==> v33: inputs <==
Design rv32i_core, start of the top module:
module rv32i_core(clk,rst,imem_data,dmem_rdata,  
                  imem_addr,dmem_addr,dmem_wdata,dmem_we,dmem_size  
                  );
Settings: LEC_CHECK=0, ABC_AREA=1, CAP_MARGIN=20, CELL_PAD_IN_SITES_DETAIL_PLACEMENT=1, CORE_MARGIN=2, CORE_UTILIZATION=40, CTS_CLUSTER_DIAMETER=183, GPL_ROUTABILITY_DRIVEN=0, MIN_ROUTING_LAYER=met2, SLEW_MARGIN=5; clock period 12.3 ns.
run.sh (not shown) runs the stock make flow with config.mk's settings and CLKGATE_MAP_FILE=.
==> v38 (differences from v33) <==
- CELL_PAD_IN_SITES_DETAIL_PLACEMENT: 1 -> not set
- CORE_UTILIZATION: 40 -> 58
- CTS_CLUSTER_DIAMETER: 183 -> 354
- CTS_CLUSTER_SIZE: not set -> 21
- GPL_ROUTABILITY_DRIVEN: 0 -> not set
- HOLD_SLACK_MARGIN: not set -> 0.29
- MIN_ROUTING_LAYER: met2 -> not set
- SLEW_MARGIN: 5 -> 20
==> flow/constraint.sdc (replaced) <==
create_clock -name core_clock -period 4.36 [get_ports {clk}]
set_input_delay 0.8720 -clock core_clock [delete_from_list [all_inputs] [get_ports {clk}]]
set_output_delay 0.8720 -clock core_clock [all_outputs]
set_load 0.01 [all_outputs]
==> v39 (differences from v33) <==
- CELL_PAD_IN_SITES_GLOBAL_PLACEMENT: not set -> 2
- CORE_MARGIN: 2 -> 7
- CORE_UTILIZATION: 40 -> 57
- CTS_CLUSTER_DIAMETER: 183 -> 61
- GPL_ROUTABILITY_DRIVEN: 0 -> not set
- GPL_TIMING_DRIVEN: not set -> 1
- HOLD_SLACK_MARGIN: not set -> 0.24
- MAX_ROUTING_LAYER: not set -> met5
- SETUP_SLACK_MARGIN: not set -> -0.16
- TNS_END_PERCENT: not set -> 60
==> flow/constraint.sdc (replaced) <==
create_clock -name core_clock -period 7.36 [get_ports {clk}]
set_input_delay 1.4720 -clock core_clock [delete_from_list [all_inputs] [get_ports {clk}]]
set_output_delay 1.4720 -clock core_clock [all_outputs]
set_load 0.01 [all_outputs]
==> comparison table <==
| metric | v39 | v33 | v38 |
|---|---|---|---|
| Status | did not finish | did not finish | failed layout checks |
| Last stage reached | global placement without I/O | global routing | - |
| Reasons for failing layout checks | - | - | setup timing |
| HPWL after detailed placement | - | 216,000 um | 202,000 um |
| Vertical die dimension | 386 um | 448 um | 373 um |
| Total of flip-flops plus latches after synthesis | 1,541 | 1,541 | 1,541 |
| Count of cells resized by post-cts repair | - | 0 | 176 |
| Post-synthesis mux area share | 0 | 0 | 0 |
| Clock tree sinks | - | 1,541 | 1,541 |
| Die Area | 0.149 mm^2 | 0.201 mm^2 | 0.139 mm^2 |
| Number of buffer cells added on primary ports | - | 164 | 164 |
| Total placed instance area | - | 0.0833 mm^2 | 0.0878 mm^2 |
| Adder-Cell Fraction of Synth Area | 0.0212 | 0.0212 | 0.0212 |
| H-tree levels | - | 4 | 3 |
| Post-synthesis share of cell area spent on xor and xnor gates | 0.00964 | 0.00964 | 0.00964 |
| Clock Tree Root | - | sky130_fd_sc_hd__clkbuf_16 | sky130_fd_sc_hd__clkbuf_16 |
| Hold buffer count at CTS | - | 0 | 1 |
| Sequential area share after synthesis | 0.553 | 0.553 | 0.553 |
| Area inside the core boundary | 0.137 mm^2 | 0.197 mm^2 | 0.135 mm^2 |
| Initial standard-cell utilization of the core | 0.575 | 0.402 | 0.584 |
| Width of the die | 386 um | 448 um | 373 um |
| Clk buf depth | - | 3 | 3 |
| Clock buffer count from CTS | - | 173 | 83 |
| Post-synthesis async set-or-reset flop share | 0.335 | 0.335 | 0.335 |
| I/O pin count | - | 165 | 165 |
| DP Worst Slack | - | 2.98 ns | -0.787 ns |
| Count of buffers added by post-CTS timing repair for setup | - | 0 | 33 |
| Placed cell count | - | 11,200 | 10,900 |
| Std cell rows | 136 | 163 | 135 |

========
==> job 9936: inputs <==
rv32i_core again, from the RTL that the note above started with.
Settings: LEC_CHECK=0, CAP_MARGIN=20, CORE_MARGIN=2, CORE_UTILIZATION=72, CTS_CLUSTER_DIAMETER=357, CTS_CLUSTER_SIZE=37, HOLD_SLACK_MARGIN=-0.05, SETUP_SLACK_MARGIN=1.83, SLEW_MARGIN=20; clock period 6.3 ns.
==> job 6739: changes against job 9936 <==
Settings changed: ABC_AREA set to 1, CELL_PAD_IN_SITES_DETAIL_PLACEMENT set to 2, CORE_UTILIZATION 72 to 52, CTS_CLUSTER_DIAMETER 357 to 183, CTS_CLUSTER_SIZE 37 to unset, GPL_ROUTABILITY_DRIVEN set to 0, GPL_TIMING_DRIVEN set to 0, HOLD_SLACK_MARGIN -0.05 to unset, MIN_ROUTING_LAYER set to met2, SETUP_SLACK_MARGIN 1.83 to unset, SLEW_MARGIN 20 to 5.
==> flow/constraint.sdc (replaced) <==
create_clock -name core_clock -period 12.3 [get_ports {clk}]
set_input_delay 2.4600 -clock core_clock [delete_from_list [all_inputs] [get_ports {clk}]]
set_output_delay 2.4600 -clock core_clock [all_outputs]
set_load 0.01 [all_outputs]
==> job 992: changes against job 9936 <==
Settings changed: CAP_MARGIN 20 to 5, CORE_ASPECT_RATIO set to 1.33, CORE_MARGIN 2 to 4, CORE_UTILIZATION 72 to 28, CTS_CLUSTER_DIAMETER 357 to unset, CTS_CLUSTER_SIZE 37 to unset, GPL_TIMING_DRIVEN set to 0, HOLD_SLACK_MARGIN -0.05 to unset, PLACE_DENSITY set to 0.6, SETUP_SLACK_MARGIN 1.83 to unset, TNS_END_PERCENT set to 100.
==> flow/constraint.sdc (replaced) <==
create_clock -name core_clock -period 7.11 [get_ports {clk}]
set_input_delay 1.4220 -clock core_clock [delete_from_list [all_inputs] [get_ports {clk}]]
set_output_delay 1.4220 -clock core_clock [all_outputs]
set_load 0.01 [all_outputs]
==> job 2069: changes against job 9936 <==
Settings changed: CORE_MARGIN 2 to 10, CORE_UTILIZATION 72 to 40, CTS_CLUSTER_DIAMETER 357 to unset, CTS_CLUSTER_SIZE 37 to unset, HOLD_SLACK_MARGIN -0.05 to unset, MAX_ROUTING_LAYER set to met4, PLACE_DENSITY_LB_ADDON set to 0.29, SETUP_SLACK_MARGIN 1.83 to unset.
==> flow/constraint.sdc (replaced) <==
create_clock -name core_clock -period 8.5 [get_ports {clk}]
set_input_delay 1.7000 -clock core_clock [delete_from_list [all_inputs] [get_ports {clk}]]
set_output_delay 1.7000 -clock core_clock [all_outputs]
set_load 0.01 [all_outputs]
==> results.toml <==
# implementation run metrics
[run_status]
run_status = "no timing/DRC/antenna violations"

[clock_tree]
postCtsHoldBufs = 0
htree_num_levels = 4

[placement]
dpl.hpwl_um = 179100
gp_congestion = 1.019
post-place-ws_ps = 657.7

[synthesis]
adder_share_pct = 2.158
aoi_share_pct = 8.551
top_area_share_pct = 39.63
synth_cell_types = 105

[floorplanning]
die_x_um = 460.4

[global_route]
grt-busiest-layer = "met2"
grt.met3_usage_pct = 6.255
That was job 2069.
==> results.toml <==
# yosys + openroad results
[run_status]
run_status = "aborted with a tool error"
error = "[ERROR DPL-0033] detailed placement checks failed during check placement."
stop_stage = "3_5_place_dp"

[floorplanning]
die_x_um = 393.8

[synthesis]
adder_share_pct = 2.118
synth_cell_types = 57
aoi_share_pct = 15.73
ys_ff = 1541
That was job 6739.
==> results.toml <==
# yosys + openroad results
[run_status]
run_status = "aborted with a tool error"
stop_stage = "5_1_grt"
error = "[ERROR GRT-0232] Routing congestion too high. Check the congestion heatmap in the GUI."

[global_route]
grt-busiest-layer = "met2"

[synthesis]
adder_share_pct = 2.158
synth_cell_types = 105
top_area_share_pct = 39.63

[floorplanning]
die_x_um = 332.3
That was job 9936.
==> results.toml <==
# implementation run metrics
[placement]
gp_congestion = 1.028
dpl.hpwl_um = 255900
post-place-ws_ps = -2943

[run_status]
check.faults = "setup timing"
run_status = "failed layout checks"

[synthesis]
top_area_share_pct = 39.63
adder_share_pct = 2.158
aoi_share_pct = 8.551
synth_cell_types = 105

[global_route]
grt-busiest-layer = "met2"
grt.met3_usage_pct = 5.621

[floorplanning]
die_x_um = 464.5

[sta]
setup_slack_ps = -18.21
setup_viol = 2
That was job 992.
